## vga
module vga(clk, rst, reset, btnL, btnR, btnD, vga_h_sync, vga_v_sync, vga_R, vga_G, vga_B);
Size in the first run: ~16 I/O pins.
Settings: LEC_CHECK=0, ABC_AREA=0, CAP_MARGIN=20, CELL_PAD_IN_SITES_GLOBAL_PLACEMENT=1, CORE_ASPECT_RATIO=1.37, CORE_MARGIN=2, CORE_UTILIZATION=29, CTS_CLUSTER_DIAMETER=297, CTS_CLUSTER_SIZE=17, GPL_ROUTABILITY_DRIVEN=1, GPL_TIMING_DRIVEN=0, MAX_ROUTING_LAYER=met4, MIN_ROUTING_LAYER=met1, SETUP_SLACK_MARGIN=3.26, SLEW_MARGIN=5, TNS_END_PERCENT=20; clock period 12.4 ns.
run.sh (not shown) runs the stock make flow with config.mk's settings and CLKGATE_MAP_FILE=.
The starting point produced a clean layout.
Change:
Settings changed: ABC_AREA 0 to unset, CELL_PAD_IN_SITES_GLOBAL_PLACEMENT 1 to unset, CORE_ASPECT_RATIO 1.37 to unset, CORE_UTILIZATION 29 to 18, CTS_CLUSTER_DIAMETER 297 to unset, CTS_CLUSTER_SIZE 17 to unset, GPL_ROUTABILITY_DRIVEN 1 to unset, GPL_TIMING_DRIVEN 0 to unset, MAX_ROUTING_LAYER met4 to unset, MIN_ROUTING_LAYER met1 to unset, SETUP_SLACK_MARGIN 3.26 to unset, SLEW_MARGIN 5 to 20, TNS_END_PERCENT 20 to unset.
Clock period 12.4 ns to 9.52 ns, I/O delays scaled along.
=> Setup slack loses 3.0 ns; first-iteration DRC count is higher by 40%; global-route usage is lower by 12 points; clock skew is lower by 0.011 ns.
Change:
Settings changed: CELL_PAD_IN_SITES_GLOBAL_PLACEMENT set to 2, CORE_UTILIZATION 18 to 40.
Clock period 9.52 ns to 8.16 ns, I/O delays scaled along.
The changed run passed the timing, design-rule and antenna checks. Power rises by about a fifth. Global-route usage rises by 16 points. Register-to-register slack degrades by 0.33 ns. Combinational power rises by about a fifth. Hold slack degrades by 0.0080 ns. Utilization rises by 23 points. Sequential share of layout area rises by 0.46 points. Setup slack degrades by 0.33 ns. Final area falls by a few percent. Non-clock buffer count rises by 44. Via count rises slightly.
Change:
Settings changed: CELL_PAD_IN_SITES_GLOBAL_PLACEMENT 2 to unset, CORE_UTILIZATION 40 to 54, CTS_CLUSTER_SIZE set to 34, SETUP_SLACK_MARGIN set to 1.67.
Clock period 8.16 ns to 5.83 ns, I/O delays scaled along.
What happened: This time the run finished but failed the layout checks on negative setup slack. Hold slack improved by 0.0069 ns. Register-to-register slack gets worse by 1.6 ns. Wire length increases by about 1.1%. Design area increases by 14%. Cell count increases by 0.31%. Global-route usage increases by 8.5 points. Via count went up by 8.6%. Count of clock-buffer cells in the layout decreases by 2.
Change:
Settings changed: ABC_AREA set to 1, CAP_MARGIN 20 to 10, CORE_UTILIZATION 54 to 72, CTS_CLUSTER_SIZE 34 to unset, SETUP_SLACK_MARGIN 1.67 to -0.37.
Clock period 5.83 ns to 5.53 ns, I/O delays scaled along.
After rerunning: The new run ran to the end with violations: negative setup slack; cell area drops by roughly a tenth; cell count goes up by about a fifth; routed wire length is higher by a few percent; core utilization came out higher by 15 points; worst setup slack gets worse by 0.57 ns; count of clock-buffer cells in the layout does not change; maximum frequency went down by a few percent.
Change:
Settings changed: CAP_MARGIN 10 to 20, CTS_CLUSTER_SIZE set to 10, PLACE_DENSITY_LB_ADDON set to 0.09, SETUP_SLACK_MARGIN -0.37 to 0.33.
Clock period 5.53 ns to 7.05 ns, I/O delays scaled along.
=> The new run finished but failed the layout checks on negative setup slack. Final area goes down by about 4%. Wire length shrinks by 1.0%. Global-route usage shrinks by 1.0 points. Final cell count went down by about 3.5%.


Starting RTL as in the previous note.
export LEC_CHECK = 0
export ABC_AREA = 1
export CAP_MARGIN = 20
export CORE_MARGIN = 2
export CORE_UTILIZATION = 72
export CTS_CLUSTER_SIZE = 10
export HOLD_SLACK_MARGIN = 0.27
export PLACE_DENSITY_LB_ADDON = 0.09
export SETUP_SLACK_MARGIN = 1.26
export SLEW_MARGIN = 20
export TNS_END_PERCENT = 5
create_clock -name core_clock -period 7.05 [get_ports {clk}]
The first run finished with setup timing left.
Then changed:
- CAP_MARGIN: 20 -> 0
- CTS_CLUSTER_SIZE: 10 -> unset
- HOLD_SLACK_MARGIN: 0.27 -> unset
- PLACE_DENSITY_LB_ADDON: 0.09 -> unset
- SETUP_SLACK_MARGIN: 1.26 -> -0.38
- TNS_END_PERCENT: 5 -> unset
- clock period: 7.05 -> 5.68 ns (I/O delays scaled with it)
The changed run completed, yet does not pass: setup timing.
Power climbs by 31%.
Clock power grows by about 40%.
Global-route usage fell by 0.84 points.
Then changed:
- ABC_AREA: 1 -> unset
- CAP_MARGIN: 0 -> 20
- CORE_UTILIZATION: 72 -> 58
- SETUP_SLACK_MARGIN: -0.38 -> unset
- clock period: 5.68 -> 5.83 ns (I/O delays scaled with it)
The new run reached the layout checks and failed them: setup timing.
Clock power went down by about 4%.
Count of clock-buffer cells in the layout went down by 4.
Worst setup slack improved by 530 ps.
Global-route usage went down by 12 points.
Hold slack stays flat.
Then changed:
- ABC_AREA: unset -> 1
- CORE_UTILIZATION: 58 -> 72
- clock period: 5.83 -> 6.78 ns (I/O delays scaled with it)
Effect:
- The changed run reached the layout checks and failed them: setup timing
- synthesized area came out lower by about 3%
- sequential power went down by about 14%
- setup slack improved by 1100 ps
- routed wire length is higher by about 13%


P:
Starting RTL as in the previous note.
==> flow/config.mk <==
export PLATFORM = sky130hd
export DESIGN_NAME = vga
export DESIGN_NICKNAME = vga
export VERILOG_FILES = /design/flow/design.v
export SDC_FILE = /design/flow/constraint.sdc
export NUM_CORES = 4
export LEC_CHECK = 0
export ABC_AREA = 0
export CAP_MARGIN = 20
export CELL_PAD_IN_SITES_GLOBAL_PLACEMENT = 2
export CORE_ASPECT_RATIO = 1.37
export CORE_MARGIN = 2
export CORE_UTILIZATION = 29
export CTS_CLUSTER_DIAMETER = 297
export CTS_CLUSTER_SIZE = 17
export GPL_ROUTABILITY_DRIVEN = 0
export GPL_TIMING_DRIVEN = 0
export MAX_ROUTING_LAYER = met4
export MIN_ROUTING_LAYER = met2
export PLACE_DENSITY_LB_ADDON = 0.15
export SETUP_SLACK_MARGIN = 3.26
export SLEW_MARGIN = 5
export TNS_END_PERCENT = 20
==> flow/constraint.sdc <==
create_clock -name core_clock -period 12.4 [get_ports {clk}]
set_input_delay 2.4800 -clock core_clock [delete_from_list [all_inputs] [get_ports {clk}]]
set_output_delay 2.4800 -clock core_clock [all_outputs]
set_load 0.01 [all_outputs]
No stage failed in P, and the final checks on the layout all came back clean.
What Q does differently from P at the input level:
- MAX_ROUTING_LAYER: met4 -> unset
- PLACE_DENSITY_LB_ADDON: 0.15 -> unset
- SLEW_MARGIN: 5 -> 20
- CELL_PAD_IN_SITES_GLOBAL_PLACEMENT: 2 -> unset
- MIN_ROUTING_LAYER: met2 -> unset
- SETUP_SLACK_MARGIN: 3.26 -> unset
- ABC_AREA: 0 -> unset
- CORE_UTILIZATION: 29 -> 72
- GPL_TIMING_DRIVEN: 0 -> unset
- TNS_END_PERCENT: 20 -> unset
- CTS_CLUSTER_SIZE: 17 -> unset
- CORE_ASPECT_RATIO: 1.37 -> unset
- GPL_ROUTABILITY_DRIVEN: 0 -> unset
- PLACE_DENSITY: unset -> 0.39
- CTS_CLUSTER_DIAMETER: 297 -> unset
- the clock period (ns, I/O delays scaled along): 12.4 -> 10.9
## What came out
In the flow results for Q and P, the routed wire length is larger on P. Going from P to Q, the required time reported for the critical path endpoint was found to have gone down by 1.48 ns. Q falls short of P in final total power. Combinational power (lower): Q. Every stage of the flow completed for Q, and the final layout passed the timing, design-rule and antenna checks. Compare Q and P | total die size lower: Q. The leakage component of the power in Q sits 0.24 nW below the value recorded for P. Of Q and P, Q shows the lower least setup slack across all paths after layout, with P above it. Of Q and P, the run reporting the lower buffering stage count on the worst path with inverters included was Q. Going from P to Q, final critical path time including I/O delays and setup now sits higher; final cell count fell about 20%; headroom to the max-slew limit barely changed.
The inputs of R differ from those of Q as listed below.
- a change of CORE_UTILIZATION from 72 to 40
- a deleted PLACE_DENSITY that had been 0.39
- a change of the clock period (ns, I/O delays scaled along) from 10.9 to 10.0
The final layout from R, which completed every stage, passed the timing, design-rule and antenna checks at the end of the flow.
Q completed; timing, DRC and antenna clean
Count of TritonRoute iterations in the first routing pass down 1 in R wrt Q
Of R and Q, it is R that has the higher post-route non-filler standard cell count.
Of Q and R, the run reporting the lower critical path arrival was R.
## Diff of input files: S against R
- changing CORE_UTILIZATION from 40 to 66
- setting SETUP_SLACK_MARGIN to 1.75 for the first time
- changing the clock period (ns, I/O delays scaled along) from 10.0 to 7.03
### Flow results
Every stage of S finished as expected; the final checks, on the other hand, flagged negative setup slack, which means the layout fails. Post-layout minimum cycle time was higher in the run labelled R. Core utilization: S higher than R. Cell count: S vs R down 229. Power density relative to cell area of S exceeds that of R by more than a quarter. Diff R -> S | minimum hold slack | increase of 0.019 ns.
## Diff of input files: T against S
- ABC_AREA now 1, previously not set
- SETUP_SLACK_MARGIN no longer set, was 1.75
- CORE_UTILIZATION now 70, was 66
- PLACE_DENSITY now 0.64, previously not set
- CAP_MARGIN now 5, was 20
- the clock period (ns, I/O delays scaled along) now 5.91, was 7.03
--- outcome ---
Of T and S, the higher final setup violation count belongs to T. To summarise T: no stage aborted, but the layout did not pass its checks, failing on negative setup slack. What S reported for via count has to be multiplied by 1.2 to get the figure for T. Looking at data required time of the critical path, T sits 1.15 ns lower than S does. T can be clocked slower than S. Setup slack down 1.25 ns in T wrt S. T ended up with a higher post-route core utilization than S did. S -> T: post-route cell area flat. Lower multiplexer area fraction after synthesis was reported by T, not S. Relative to S, detail-routed net length per standard cell decreased by 2.1 um in T. Comparing S with T, the clock skew came out essentially unchanged.
Power is estimated from default activity; no workload was simulated.
